Setup of run 1:
==> flow/design.v (excerpt) <==
module int_calc(clk, rst, start, A, B, done, int_add, int_sub, int_mul, int_div, int_mod, addCo, addCy, subCo, subCy);
Settings: LEC_CHECK=0, CAP_MARGIN=20, CORE_MARGIN=2, CORE_UTILIZATION=40, SETUP_SLACK_MARGIN=1.5, SLEW_MARGIN=20; clock period 19.2 ns.
run.sh (not shown) runs the stock make flow with config.mk's settings and CLKGATE_MAP_FILE=.
Input changes introduced in run 2 (baseline for comparison: run 1):
- CTS_CLUSTER_SIZE: unset -> 23
- PLACE_DENSITY: unset -> 0.79
- ABC_AREA: unset -> 1
- SETUP_SLACK_MARGIN: 1.5 -> unset
- CORE_UTILIZATION: 40 -> 72
- the clock period (ns, I/O delays scaled along): 19.2 -> 12.2
Findings:
[flow] run 2 | stages: complete | final checks: fail | reason: negative setup slack. In the reports for run 2 and run 1, the larger required time of the critical path belongs to run 1. The worst hold slack was comparable across run 2 and run 1. Post-detailed-routing wire length, run 2 vs run 1: up by more than a quarter. Going from run 1 to run 2, the clock network fraction of design power was found to have gone down by 3.5 points. The register cell area after layout of run 1 and that of run 2 are within noise of each other. Diff run 1 -> run 2: area of the chip lower; number of combinational gates with multiple inputs higher; worst slack after detailed placement lower; filler-free cell count of the finished design higher; area of the synthesized netlist per yosys stat higher.


## v23
int_calc again, from the RTL that the note above started with.
Settings: LEC_CHECK=0, CAP_MARGIN=20, CORE_MARGIN=2, CORE_UTILIZATION=72, CTS_CLUSTER_DIAMETER=94, CTS_CLUSTER_SIZE=23, PLACE_DENSITY_LB_ADDON=0.27, SETUP_SLACK_MARGIN=2.96, SLEW_MARGIN=20, TNS_END_PERCENT=50; clock period 10.6 ns.
The flow for v23 finished, though final verification flagged negative setup slack.
> inputs changed (v23 -> v19)
Settings: setting PLACE_DENSITY to 0.37 for the first time; removing PLACE_DENSITY_LB_ADDON (formerly 0.27); changing CTS_CLUSTER_SIZE from 23 to 39; changing CTS_CLUSTER_DIAMETER from 94 to 52; removing TNS_END_PERCENT (formerly 50); changing SETUP_SLACK_MARGIN from 2.96 to 2.7.
Results
v23 has a higher post-CTS clock slew at the launch and capture registers of the worst setup and hold paths than v19. Diff v23..v19 | number of buffers inserted for hold repair after clock tree synthesis | unchanged. Re setup TNS after final layout: v19 is 0.45 ns up on v23. Compared with v23, v19 shows a lower worst setup slack. Wire length of the first global-routing pass, v19 and v23: larger value in v19. Looking at number of antenna diodes, v19 sits 2 lower than v23 does. The global-route usage in v19 sits 1.4 points above the value recorded for v23. From the logs: v19 reached the end of the flow and failed the layout checks with negative setup slack. The critical path's largest stage delay of v23 and that of v19 are within noise of each other. Maximum net fanout on the critical path essentially unchanged between v23 and v19. Final area: v19 higher than v23.
Changes in v26 relative to v19:
Settings: a deleted PLACE_DENSITY that had been 0.37; a deleted CTS_CLUSTER_DIAMETER that had been 52; a deleted SETUP_SLACK_MARGIN that had been 2.7; an added PLACE_DENSITY_LB_ADDON of 0.27; a deleted CTS_CLUSTER_SIZE that had been 39; a change of the clock period (ns, I/O delays scaled along) from 10.6 to 15.0.
## What came out
- Status v26: flow complete, layout not clean - negative setup slack
- The run showing the smaller total wire length is v19.
- v19 -> v26: maximum number of pins on one net before global-route repair decreased by a few percent
- | simple-gate share of the synthesized area | v19 vs v26 | ≈ equal |
- Of v26 and v19, the higher sequential cell power belongs to v19.
- Diff v19 -> v26 | number of instances resized during post-cts repair | decrease of about 80%
- On HPWL reported at the end of detailed placement, v26 and v19 are neck and neck.
- Going from v19 to v26, the number of setup buffers added after CTS was found to have gone up by 2.
- Taking v19 as the reference, in v26 final-report setup violation count has decreased; fraction of power consumed by the clock network has increased; total power divided by cell area has decreased; clock-buffer cell count has increased.
#### Input delta (v13 over v26)
Settings: an added SETUP_SLACK_MARGIN of 1.05; an added PLACE_DENSITY of 0.37; an added CTS_CLUSTER_SIZE of 39; a deleted PLACE_DENSITY_LB_ADDON that had been 0.27; a change of the clock period (ns, I/O delays scaled along) from 15.0 to 10.6.
==> results <==
Between v26 and v13, the clock edge transition at the registers on the reported setup and hold paths does not differ in any meaningful way.
Not one of v26 and v13 finished clean.
Every stage of v13 finished as expected; the final checks, on the other hand, flagged negative setup slack, which means the layout fails.
v26 ran in full, but the layout does not pass; the checks complain about negative setup slack.
Count of clock-buffer cells in the layout was higher in v26 than in v13.
Higher aggregate global-route resource usage among v26 and v13: v13
Compared v13 vs v26, and total wire length after detailed routing is up in v13.
v13 ends up with higher wire length of the first global-routing pass than v26 does.


The RTL this note starts from:
==> flow/design.v <==
`timescale 1ns / 1ps
module adder_1bit(a, b, ci, s, co);
	input wire a,b,ci;
	output wire s,co;
	and (c1,a,b), (c2,b,ci), (c3,a,ci);
	xor (s1,a,b), (s,s1,ci);
	or (co,c1,c2,c3);
endmodule
`timescale 1ns / 1ps
module adder_32bits(A, B, Ctr, S, Co,Cy);
	parameter size=32;
   input [size:1] A;
   input [size:1] B;
   input Ctr;
   output [size:1] S;
   output Co;
	output Cy;
	wire[size-1:1]  Ctemp;
	wire[size:1]    Bo;
	assign Bo={32{Ctr}}^B;
adder_1bit 	A1(.a(A[1]),.b(Bo[1]),.ci(Ctr),.s(S[1]),.co(Ctemp[1])),
		A2(A[2],Bo[2],Ctemp[1],S[2],Ctemp[2]),
		A3(A[3],Bo[3],Ctemp[2],S[3],Ctemp[3]),
		A4(A[4],Bo[4],Ctemp[3],S[4],Ctemp[4]),
		A5(A[5],Bo[5],Ctemp[4],S[5],Ctemp[5]),
		A6(A[6],Bo[6],Ctemp[5],S[6],Ctemp[6]),
		A7(A[7],Bo[7],Ctemp[6],S[7],Ctemp[7]),
		A8(A[8],Bo[8],Ctemp[7],S[8],Ctemp[8]),
		A9(A[9],Bo[9],Ctemp[8],S[9],Ctemp[9]),
		A10(A[10],Bo[10],Ctemp[9],S[10],Ctemp[10]),
		A11(A[11],Bo[11],Ctemp[10],S[11],Ctemp[11]),
		A12(A[12],Bo[12],Ctemp[11],S[12],Ctemp[12]),
		A13(A[13],Bo[13],Ctemp[12],S[13],Ctemp[13]),
		A14(A[14],Bo[14],Ctemp[13],S[14],Ctemp[14]),
		A15(A[15],Bo[15],Ctemp[14],S[15],Ctemp[15]),
		A16(A[16],Bo[16],Ctemp[15],S[16],Ctemp[16]),
		A17(A[17],Bo[17],Ctemp[16],S[17],Ctemp[17]),
		A18(A[18],Bo[18],Ctemp[17],S[18],Ctemp[18]),
		A19(A[19],Bo[19],Ctemp[18],S[19],Ctemp[19]),
		A20(A[20],Bo[20],Ctemp[19],S[20],Ctemp[20]),
		A21(A[21],Bo[21],Ctemp[20],S[21],Ctemp[21]),
		A22(A[22],Bo[22],Ctemp[21],S[22],Ctemp[22]),
		A23(A[23],Bo[23],Ctemp[22],S[23],Ctemp[23]),
		A24(A[24],Bo[24],Ctemp[23],S[24],Ctemp[24]),
		A25(A[25],Bo[25],Ctemp[24],S[25],Ctemp[25]),
		A26(A[26],Bo[26],Ctemp[25],S[26],Ctemp[26]),
		A27(A[27],Bo[27],Ctemp[26],S[27],Ctemp[27]),
		A28(A[28],Bo[28],Ctemp[27],S[28],Ctemp[28]),
		A29(A[29],Bo[29],Ctemp[28],S[29],Ctemp[29]),
		A30(A[30],Bo[30],Ctemp[29],S[30],Ctemp[30]),
		A31(A[31],Bo[31],Ctemp[30],S[31],Ctemp[31]),
		A32(A[32],Bo[32],Ctemp[31],S[32],Co);
		assign Cy=(!(A[32]^Bo[32]))*(A[32]^S[32]);
endmodule
module mul_32_32_64(clk, rst, start, a, b, out, idle);
   input clk;
   input rst;
   input start;
   input [31:0] a, b;
   output reg [63:0] out;
   output idle;
   reg [63:0]        out_r;
   parameter START = 1'b0, CALC = 1'b1;
   reg [4:0]         count;
   reg               state;
   reg               last;
   wire [33:0]       tmp_sum;
   wire [33:0]       a_ext;
   wire [33:0]       addend;
   wire [2:0]        booth;
   assign idle = (state == START);
   assign a_ext = {{2{a[31]}}, a};
   assign booth = {out_r[1:0], last};
   assign addend = (booth[1] ^ booth[0]) ? a_ext : {a_ext[32:0], 1'b0} & {34{booth[2] ^ booth[0]}};
   assign tmp_sum = {{2{out_r[63]}}, out_r[63:32]} + (addend ^ {34{booth[2]}}) + {33'b0, booth[2]};
   always @(posedge clk) begin
      if (rst) begin
         state <= START;
         count <= 5'b00000;
      end else begin
      case (state)
        START: begin
           if (start) begin
              out_r <= {32'b0, b};
              last <= 1'b0;
              count <= 5'b00000;
              state <= CALC;
           end
        end
        CALC: begin
           if (~count[4]) begin
              count <= count + 1;
              out_r[63:30] <= tmp_sum[33:0];
              out_r[29:0] <= out_r[31:2];
              last <= out_r[1];
           end  
           else begin
              out <= out_r;
              state <= START;
              count <= 5'b00000;
           end
        end  
        default:;
      endcase  
      end
   end  
endmodule  
module div_64_32_32(clk, rst, start, a, b, quo, mod, idle);
   input clk;
   input rst;
   input start;
   input [63:0] a;
   input [31:0] b;
   output reg [31:0] quo, mod;
   output idle;
   reg [31:0]        quo_r;
   reg [33:0]        mod_r;
   parameter START = 2'b00, CALC = 2'b01, FIN = 2'b11;
   reg [1:0]         state;
   reg [4:0]         count;
   wire [33:0]       b_ext;
   wire [33:0]       tmp_sum;
   reg               op;
   assign idle = (state == START);
   assign b_ext = {2'b00, b};
   assign tmp_sum = mod_r + (b_ext ^ {34{op}}) + {33'b0, op};
   always @(posedge clk) begin
      if (rst) begin
         state <= START;
         count <= 5'b00000;
      end else begin
      case (state)
        START: begin
           if (start) begin
              mod_r <= {1'b0, a[63:31]};
              quo_r <= {a[30:0], 1'b0};
              op <= 1;     
              count <= 5'b00000;
              state <= CALC;
           end
        end
        CALC: begin
           if (count != 5'b11111) begin
              mod_r <= {tmp_sum[32:0], quo_r[31]};
              quo_r <= {quo_r[30:0], ~tmp_sum[33]};
              op <= ~tmp_sum[33];
              count <= count + 1;
           end
           else begin
              quo_r <= {quo_r[30:0], ~tmp_sum[33]};
              mod_r <= tmp_sum[33] ? tmp_sum + b_ext : tmp_sum;
              state <= FIN;
              count <= 5'b00000;
           end
        end
        FIN: begin
           quo <= quo_r;
           mod <= mod_r[31:0];
           state <= START;
           count <= 5'b00000;
        end
        default: state <= START;
      endcase  
      end
   end  
endmodule  
module int_calc(clk, rst, start, A, B, done, int_add, int_sub, int_mul, int_div, int_mod, addCo, addCy, subCo, subCy);
   input clk;
   input rst;
   input start;
   input [63:0] A;
   input [31:0] B;
   output done;
   output [31:0] int_add;
   output [31:0] int_sub;
   output [63:0] int_mul;
   output [31:0] int_div;
   output [31:0] int_mod;
	output addCo;
	output addCy;
	output subCo;
	output subCy;
   reg [31:0] a_r;
   reg [31:0] b_r;
   reg        busy;
   wire       mul_idle;
   wire       div_idle;
   assign done = busy & mul_idle & div_idle;
   always @(posedge clk) begin
      if (start) begin
         a_r <= A[31:0];
         b_r <= B;
      end
      if (rst) busy <= 1'b0;
      else if (start) busy <= 1'b1;
      else if (done) busy <= 1'b0;
   end
   adder_32bits adder(.A(a_r),
                      .B(b_r),
                      .Ctr(1'b0),
                      .S(int_add),
                      .Co(addCo),
                      .Cy(addCy));
   adder_32bits suber(.A(a_r),
                      .B(b_r),
                      .Ctr(1'b1),
                      .S(int_sub),
                      .Co(subCo),
                      .Cy(subCy));
   mul_32_32_64 muler(.clk(clk),
                      .rst(rst),
                      .start(start),
                      .a(a_r),
                      .b(B),
                      .out(int_mul),
                      .idle(mul_idle));
   div_64_32_32 diver(.clk(clk),
                      .rst(rst),
                      .start(start),
                      .a(A),
                      .b(b_r),
                      .quo(int_div),
                      .mod(int_mod),
                      .idle(div_idle));
endmodule  
make LEC_CHECK=0 ABC_AREA=1 CAP_MARGIN=20 CORE_MARGIN=2 CORE_UTILIZATION=65 HOLD_SLACK_MARGIN=-0.08 SETUP_SLACK_MARGIN=-0.77 SLEW_MARGIN=20 finish   # period 10.1 ns
The baseline completed and failed the layout checks on setup timing.
Edit:
Settings changed: ABC_AREA 1 to not set, CORE_UTILIZATION 65 to 72, CTS_CLUSTER_SIZE set to 31, HOLD_SLACK_MARGIN -0.08 to not set, SETUP_SLACK_MARGIN -0.77 to 1.5.
Clock period 10.1 ns to 15.0 ns, I/O delays scaled along.
=> The new run produced a layout that fails on setup timing; non-clock buffer count decreases by 14; global-route usage hardly moves; total power came out lower by about 40%; via count drops by 12%.
Edit:
Settings changed: CAP_MARGIN 20 to 0, CTS_CLUSTER_SIZE 31 to 23, SETUP_SLACK_MARGIN 1.5 to -1.09.
Clock period 15.0 ns to 11.2 ns, I/O delays scaled along.
The new run finished but fails on setup timing.
Synthesized area stays the same.
Final area is about the same.
Total power is higher by a quarter to a third.
Core utilization is higher by 0.17 points.
Synthesized cell count is unchanged.
Count of clock-buffer cells in the layout is lower by 8.
Worst setup slack degrades by 3.1 ns.
Wire length is higher by a few percent.
Cell count is higher slightly.
Die size is unchanged.
First-iteration DRC count is higher by a little under a tenth.
Edit:
Settings changed: CAP_MARGIN 0 to 20, CORE_UTILIZATION 72 to 58, CTS_CLUSTER_SIZE 23 to not set, SETUP_SLACK_MARGIN -1.09 to 1.5.
Clock period 11.2 ns to 10.7 ns, I/O delays scaled along.
Outcome:
- The changed run finished with setup timing left
- first-iteration DRC count fell by well over a third
- non-clock buffer count fell by 1
- power rose by a few percent
- routed wire length fell by about a fifth
- die size rose by a quarter to a third
Power and IR drop assume default switching activity.
